v49:
## CLOCK_TOP
module CLOCK_TOP( 
	   SEG0, SEG1, SEG2, SEG3, SEG4, SEG5, SEG6, SEG7, LED, BUZ_OUT,
	   CLK50M, KEY1, KEY2, KEY3, SW0, SW1, SW2, SW3, SW4, SW5, KNOCK,
	   SENSOR, ROT_A, ROT_B
	   );
   input CLK50M, KEY1, KEY2, KEY3, SW0, SW1, SW2, SW3, SW4, SW5, KNOCK, SENSOR, ROT_A, ROT_B;
   output [6:0] SEG0, SEG1, SEG2, SEG3, SEG4, SEG5, SEG6, SEG7;
   output [17:0] LED;
   output 	 BUZ_OUT;
   wire 	 CLK1K, CLK10K, EN1K, EN10K, CLEAN_KEY1, CLEAN_KEY2, CLEAN_KEY3, CLEAN_SW1, CLEAN_SW2, CLEAN_SW3, CLEAN_SW4, CLEAN_SW5, ALARM, FIRE_ALARM, FIRE_VALID, PWM_ACT, FIRE_BUZ, KNOCK_LED_BUZ;
   wire [7:0] 	 SEC, MIN, HOUR, DAY;
   wire [7:0] 	 SEC_SET, MIN_SET, HOUR_SET, DAY_SET;
   wire [7:0] 	 SW_SEC, SW_MIN, SW_HOUR, SW_DAY;
   assign BUZ_OUT = (FIRE_VALID) ? FIRE_BUZ : KNOCK_LED_BUZ;
   GENCLK1K
     UGENCLK1K
       ( 
	.RSTN				(SW0),
	.CLK1K				(CLK1K),
	.EN1K				(EN1K),
	.CLK50M				(CLK50M));
   GENCLK10K
     UGENCLK10K
       ( 
	.RSTN					(SW0),
	.CLK10K				(CLK10K),
	.EN10K				(EN10K),
	.CLK50M				(CLK50M));
   DEBOUNCE #(.SET(1'b1))
   UDEBOUNCE_KEY1
     ( 
      .KEY_OUT				(CLEAN_KEY1),
      .KEY_IN				(KEY1),
      .RSTN				(SW0),
      .CLK				(CLK50M),
      .EN1K				(EN1K));
   DEBOUNCE #(.SET(1'b1))
   UDEBOUNCE_KEY2
     ( 
      .KEY_OUT				(CLEAN_KEY2),
      .KEY_IN				(KEY2),
      .RSTN				(SW0),
      .CLK				(CLK50M),
      .EN1K				(EN1K));
   DEBOUNCE #(.SET(1'b1))
   UDEBOUNCE_KEY3
     ( 
      .KEY_OUT				(CLEAN_KEY3),
      .KEY_IN				(KEY3),
      .RSTN				(SW0),
      .CLK				(CLK50M),
      .EN1K				(EN1K));
   DEBOUNCE #(.SET(1'b0))
   UDEBOUNCE_SW1
     ( 
      .KEY_OUT				(CLEAN_SW1),
      .KEY_IN				(SW1),
      .RSTN				(SW0),
      .CLK				(CLK50M),
      .EN1K				(EN1K));
   DEBOUNCE #(.SET(1'b0))
   UDEBOUNCE_SW2
     ( 
      .KEY_OUT				(CLEAN_SW2),
      .KEY_IN				(SW2),
      .RSTN				(SW0),
      .CLK				(CLK50M),
      .EN1K				(EN1K));
   DEBOUNCE #(.SET(1'b0))
   UDEBOUNCE_SW3
     ( 
      .KEY_OUT				(CLEAN_SW3),
      .KEY_IN				(SW3),
      .RSTN				(SW0),
      .CLK				(CLK50M),
      .EN1K				(EN1K));
   DEBOUNCE #(.SET(1'b0))
   UDEBOUNCE_SW4
     ( 
      .KEY_OUT				(CLEAN_SW4),
      .KEY_IN				(SW4),
  ...
Size in the first run: roughly 2200 cells after synthesis, roughly 310 flip-flops.
==> flow/config.mk <==
export PLATFORM = sky130hd
export DESIGN_NAME = CLOCK_TOP
export DESIGN_NICKNAME = CLOCK_TOP
export VERILOG_FILES = /design/flow/design.v
export SDC_FILE = /design/flow/constraint.sdc
export NUM_CORES = 4
export LEC_CHECK = 0
export CAP_MARGIN = 20
export CELL_PAD_IN_SITES_DETAIL_PLACEMENT = 1
export CORE_ASPECT_RATIO = 1.02
export CORE_MARGIN = 9
export CORE_UTILIZATION = 36
export CTS_CLUSTER_SIZE = 62
export GPL_ROUTABILITY_DRIVEN = 0
export MAX_ROUTING_LAYER = met4
export PLACE_DENSITY = 0.82
export SETUP_SLACK_MARGIN = 0.53
export SLEW_MARGIN = 20
export TNS_END_PERCENT = 50
==> flow/constraint.sdc <==
create_clock -name core_clock -period 8.28 [get_ports {CLK50M}]
set_input_delay 1.6560 -clock core_clock [delete_from_list [all_inputs] [get_ports {CLK50M}]]
set_output_delay 1.6560 -clock core_clock [all_outputs]
set_load 0.01 [all_outputs]
run.sh (not shown) runs the stock make flow with config.mk's settings and CLKGATE_MAP_FILE=.
v49 completed every stage of the flow, and the final layout passed the timing, DRC and antenna checks.
Here is what was changed in the inputs of v20 compared with v49.
- removing CELL_PAD_IN_SITES_DETAIL_PLACEMENT (formerly 1)
- changing CORE_MARGIN from 9 to 2
- removing CORE_ASPECT_RATIO (formerly 1.02)
- changing CORE_UTILIZATION from 36 to 30
- removing SETUP_SLACK_MARGIN (formerly 0.53)
- removing TNS_END_PERCENT (formerly 50)
- removing GPL_ROUTABILITY_DRIVEN (formerly 0)
- removing MAX_ROUTING_LAYER (formerly met4)
- removing PLACE_DENSITY (formerly 0.82)
- removing CTS_CLUSTER_SIZE (formerly 62)
- changing the clock period (ns, I/O delays scaled along) from 8.28 to 8.31
v20 closes out successfully: all stages finished, all timing, DRC and antenna checks passed.
Sort v49 and v20 by core utilization before placement desc -> top: v49
Diff v49 -> v20: sequential share of layout area lower, clock power lower.
Relative to v20, the following input files were edited for v50:
- putting CTS_CLUSTER_SIZE at 100 where nothing was set
- swapping 30 for 64 in CORE_UTILIZATION
- swapping 8.31 for 8.05 in the clock period (ns, I/O delays scaled along)
Results
- Of v20 and v50, the lower share of total power in the clock network belongs to v50.
- Relative to v20, the largest incremental delay on the critical path of v50 is lower by 0.17 ns.
- Looking at v20 and v50, the number of setup violations in the final report is a wash.
- Final cell utilization of the core in v50 is 37 points above v20.
- Summary of v50 over v20: filler cell count now smaller; final worst-path cycle share higher; number of buffers created by CTS down 2.
- Comparing the two runs side by side, v50 comes out ahead of v20 on die area.
- v50 ended with more power drawn by the combinational cells than v20.

---

CLOCK_TOP again, from the RTL that the note above started with.
## CLOCK_TOP
module CLOCK_TOP( 
	   SEG0, SEG1, SEG2, SEG3, SEG4, SEG5, SEG6, SEG7, LED, BUZ_OUT,
	   CLK50M, KEY1, KEY2, KEY3, SW0, SW1, SW2, SW3, SW4, SW5, KNOCK,
	   SENSOR, ROT_A, ROT_B
	   );
   input CLK50M, KEY1, KEY2, KEY3, SW0, SW1, SW2, SW3, SW4, SW5, KNOCK, SENSOR, ROT_A, ROT_B;
   output [6:0] SEG0, SEG1, SEG2, SEG3, SEG4, SEG5, SEG6, SEG7;
   output [17:0] LED;
   output 	 BUZ_OUT;
   wire 	 CLK1K, CLK10K, EN1K, EN10K, CLEAN_KEY1, CLEAN_KEY2, CLEAN_KEY3, CLEAN_SW1, CLEAN_SW2, CLEAN_SW3, CLEAN_SW4, CLEAN_SW5, ALARM, FIRE_ALARM, FIRE_VALID, PWM_ACT, FIRE_BUZ, KNOCK_LED_BUZ;
   wire [7:0] 	 SEC, MIN, HOUR, DAY;
   wire [7:0] 	 SEC_SET, MIN_SET, HOUR_SET, DAY_SET;
   wire [7:0] 	 SW_SEC, SW_MIN, SW_HOUR, SW_DAY;
   assign BUZ_OUT = (FIRE_VALID) ? FIRE_BUZ : KNOCK_LED_BUZ;
   GENCLK1K
     UGENCLK1K
       ( 
	.RSTN				(SW0),
	.CLK1K				(CLK1K),
	.EN1K				(EN1K),
	.CLK50M				(CLK50M));
   GENCLK10K
     UGENCLK10K
       ( 
	.RSTN					(SW0),
	.CLK10K				(CLK10K),
	.EN10K				(EN10K),
	.CLK50M				(CLK50M));
   DEBOUNCE #(.SET(1'b1))
   UDEBOUNCE_KEY1
     ( 
      .KEY_OUT				(CLEAN_KEY1),
      .KEY_IN				(KEY1),
      .RSTN				(SW0),
      .CLK				(CLK50M),
      .EN1K				(EN1K));
   DEBOUNCE #(.SET(1'b1))
   UDEBOUNCE_KEY2
     ( 
      .KEY_OUT				(CLEAN_KEY2),
      .KEY_IN				(KEY2),
      .RSTN				(SW0),
      .CLK				(CLK50M),
      .EN1K				(EN1K));
   DEBOUNCE #(.SET(1'b1))
  ...
Settings: LEC_CHECK=0, CAP_MARGIN=20, CORE_MARGIN=2, CORE_UTILIZATION=68, SLEW_MARGIN=20; clock period 6.79 ns.
Then changed:
- CORE_UTILIZATION: 68 -> 40
- clock period: 6.79 -> 20.0 ns (I/O delays scaled with it)
Clock power went down by 61%.
Worst setup slack gains 10 ns.
Cell count went up by 9.2%.
First-iteration DRC count went down by 19%.
Via count went down by 3.0%.
Wire length went up by 3.7%.

---

CLOCK_TOP again, from the RTL that the note above started with.
make LEC_CHECK=0 CAP_MARGIN=20 CELL_PAD_IN_SITES_DETAIL_PLACEMENT=1 CORE_ASPECT_RATIO=1.02 CORE_MARGIN=2 CORE_UTILIZATION=34 SLEW_MARGIN=20 TNS_END_PERCENT=50 finish   # period 11.7 ns
The first run ran to the end with no violations.
Next try:
CELL_PAD_IN_SITES_DETAIL_PLACEMENT = not set   (was 1)
CORE_ASPECT_RATIO = not set   (was 1.02)
CORE_UTILIZATION = 9   (was 34)
TNS_END_PERCENT = not set   (was 50)
clock period = 30.1 ns   (was 11.7 ns; I/O delays follow)
Result:
- clock-buffer cell count goes down by 10
- clock skew came out higher by 14 ps
- final area rises by 12%
- cell count went up by 71%
Next try:
ABC_AREA = 1   (was not set)
CORE_UTILIZATION = 62   (was 9)
clock period = 15.3 ns   (was 30.1 ns; I/O delays follow)
Result: Global-route usage rose by 24 points. Worst setup slack gets worse by 12000 ps. Sequential power goes up by 96%. Clock-buffer cell count drops by 1. Clock skew drops by 17 ps. Die size decreases by 84%. Register-to-register slack gets worse by 15000 ps. Wire length drops by 9.8%. Design area went down by 5.0%.

---

CLOCK_TOP again, from the RTL that the note above started with.
Design CLOCK_TOP, start of the top module:
module CLOCK_TOP( 
	   SEG0, SEG1, SEG2, SEG3, SEG4, SEG5, SEG6, SEG7, LED, BUZ_OUT,
	   CLK50M, KEY1, KEY2, KEY3, SW0, SW1, SW2, SW3, SW4, SW5, KNOCK,
	   SENSOR, ROT_A, ROT_B
	   );
   input CLK50M, KEY1, KEY2, KEY3, SW0, SW1, SW2, SW3, SW4, SW5, KNOCK, SENSOR, ROT_A, ROT_B;
   output [6:0] SEG0, SEG1, SEG2, SEG3, SEG4, SEG5, SEG6, SEG7;
   output [17:0] LED;
   output 	 BUZ_OUT;
   wire 	 CLK1K, CLK10K, EN1K, EN10K, CLEAN_KEY1, CLEAN_KEY2, CLEAN_KEY3, CLEAN_SW1, CLEAN_SW2, CLEAN_SW3, CLEAN_SW4, CLEAN_SW5, ALARM, FIRE_ALARM, FIRE_VALID, PWM_ACT, FIRE_BUZ, KNOCK_LED_BUZ;
   wire [7:0] 	 SEC, MIN, HOUR, DAY;
   wire [7:0] 	 SEC_SET, MIN_SET, HOUR_SET, DAY_SET;
   wire [7:0] 	 SW_SEC, SW_MIN, SW_HOUR, SW_DAY;
   assign BUZ_OUT = (FIRE_VALID) ? FIRE_BUZ : KNOCK_LED_BUZ;
   GENCLK1K
     UGENCLK1K
       ( 
	.RSTN				(SW0),
	.CLK1K				(CLK1K),
	.EN1K				(EN1K),
	.CLK50M				(CLK50M));
   GENCLK10K
     UGENCLK10K
       ( 
	.RSTN					(SW0),
	.CLK10K				(CLK10K),
	.EN10K				(EN10K),
	.CLK50M				(CLK50M));
   DEBOUNCE #(.SET(1'b1))
   UDEBOUNCE_KEY1
     ( 
  ...
make LEC_CHECK=0 ABC_AREA=1 CAP_MARGIN=30 CORE_MARGIN=3 CORE_UTILIZATION=72 CTS_CLUSTER_SIZE=14 GPL_ROUTABILITY_DRIVEN=0 MAX_ROUTING_LAYER=met4 MIN_ROUTING_LAYER=met1 PLACE_DENSITY_LB_ADDON=0.06 SETUP_SLACK_MARGIN=1.36 SLEW_MARGIN=20 TNS_END_PERCENT=65 finish   # period 4.62 ns
The starting point never finished: it broke off in global routing on GRT-0232.
Rerun with:
CAP_MARGIN = 40   (was 30)
CORE_MARGIN = 2   (was 3)
CTS_CLUSTER_DIAMETER = 43   (was default)
MAX_ROUTING_LAYER = default   (was met4)
MIN_ROUTING_LAYER = default   (was met1)
PLACE_DENSITY_LB_ADDON = 0.02   (was 0.06)
SETUP_SLACK_MARGIN = 1.15   (was 1.36)
SLEW_MARGIN = 5   (was 20)
TNS_END_PERCENT = default   (was 65)
After rerunning: The changed run finished with timing, DRC and antenna clean; die size drops by 2.3%; area after synthesis does not change; synthesized cell count is unchanged.
Rerun with:
ABC_AREA = default   (was 1)
CAP_MARGIN = 20   (was 40)
CTS_CLUSTER_DIAMETER = 28   (was 43)
CTS_CLUSTER_SIZE = default   (was 14)
GPL_ROUTABILITY_DRIVEN = default   (was 0)
PLACE_DENSITY_LB_ADDON = 0.27   (was 0.02)
SETUP_SLACK_MARGIN = 0.67   (was 1.15)
SLEW_MARGIN = 20   (was 5)
The changed run finished with timing, DRC and antenna clean.
Count of clock-buffer cells in the layout grows by 42.
Routed wire length grows by 2.6%.
Global-route usage grows by 5.3 points.
Area after synthesis shrinks by about 8%.
Power grows by about 50%.
Setup slack is worse by 0.34 ns.
Die size shrinks by about 7.5%.
Sequential power is about the same.
Register-to-register slack is worse by 0.46 ns.
Via count shrinks by 9.8%.
Rerun with:
ABC_AREA = 1   (was default)
CAP_MARGIN = 0   (was 20)
CTS_CLUSTER_DIAMETER = 397   (was 28)
CTS_CLUSTER_SIZE = 11   (was default)
HOLD_SLACK_MARGIN = 0.3   (was default)
PLACE_DENSITY_LB_ADDON = 0.19   (was 0.27)
SETUP_SLACK_MARGIN = 1.38   (was 0.67)
=>
- Now the flow aborted during global routing
- area after synthesis is higher by 8.3%
- die size went up by 8.1%
- synthesized cell count is higher by 34%
Rerun with:
CAP_MARGIN = 20   (was 0)
CTS_CLUSTER_DIAMETER = default   (was 397)
CTS_CLUSTER_SIZE = default   (was 11)
HOLD_SLACK_MARGIN = default   (was 0.3)
PLACE_DENSITY_LB_ADDON = 0.04   (was 0.19)
SETUP_SLACK_MARGIN = 1.31   (was 1.38)
Effect:
- Now the flow finished clean
- synthesized cell count is unchanged
- area after synthesis stays the same
- die size stays the same
Rerun with:
ABC_AREA = 0   (was 1)
CAP_MARGIN = 0   (was 20)
CTS_CLUSTER_SIZE = 14   (was default)
MAX_ROUTING_LAYER = met4   (was default)
MIN_ROUTING_LAYER = met1   (was default)
PLACE_DENSITY_LB_ADDON = 0.06   (was 0.04)
TNS_END_PERCENT = 65   (was default)
What happened:
- clock power is higher by a little under a tenth
- power is higher by a few percent
- wire length is lower by about a fifth
- worst setup slack improved by 0.0050 ns
- design area is lower by roughly a tenth
- synthesized cell count is lower by a quarter to a third
- core utilization is lower by 1.7 points

---

Starting RTL as in the previous note.
clock: 12.3 ns
lec_check: 0
abc_area: 1
cap_margin: 30
core_aspect_ratio: 1.86
core_margin: 9
core_utilization: 32
cts_cluster_size: 93
max_routing_layer: met5
min_routing_layer: met1
setup_slack_margin: 0.86
slew_margin: 20
tns_end_percent: 10
The starting point passed the timing, DRC and antenna checks.
Change:
- CAP_MARGIN: 30 -> 35
- HOLD_SLACK_MARGIN: unset -> 0.07
- PLACE_DENSITY: unset -> 0.39
Setup slack gets worse by 0.020 ns.
Design area is higher by 0.78%.
Non-clock buffer count is higher by 5.
Die size is unchanged.
Flip-flop count stays the same.
Worst hold slack hardly moves.
Wire length is higher by 14%.
Power is higher by 5.5%.
Synthesized area stays the same.
Change:
- CAP_MARGIN: 35 -> 20
- CORE_ASPECT_RATIO: 1.86 -> unset
- CORE_MARGIN: 9 -> 2
- CORE_UTILIZATION: 32 -> 72
- CTS_CLUSTER_SIZE: 93 -> unset
- HOLD_SLACK_MARGIN: 0.07 -> unset
- MAX_ROUTING_LAYER: met5 -> unset
- MIN_ROUTING_LAYER: met1 -> unset
- PLACE_DENSITY: 0.39 -> unset
- SETUP_SLACK_MARGIN: 0.86 -> unset
- TNS_END_PERCENT: 10 -> unset
- clock period: 12.3 -> 30.1 ns (I/O delays scaled with it)
The changed run went through all stages and came out clean.
Global-route usage went up by 18 points.
Cell count goes down by 12%.
Wire length shrinks by 17%.
Change:
- CTS_CLUSTER_SIZE: unset -> 100
- clock period: 30.1 -> 4.62 ns (I/O delays scaled with it)
Synthesized area does not change.
Synthesized cell count stays the same.
Routed wire length decreases by 3.9%.
Die area is unchanged.
Cell area increases by 0.49%.
Clock skew decreases by 0.0047 ns.
Via count decreases by 1.6%.
Worst setup slack is worse by 20 ns.
Hold slack is better by 0.072 ns.
Total power increases to 6.5 times its value.
Power is estimated from default activity; no workload was simulated.
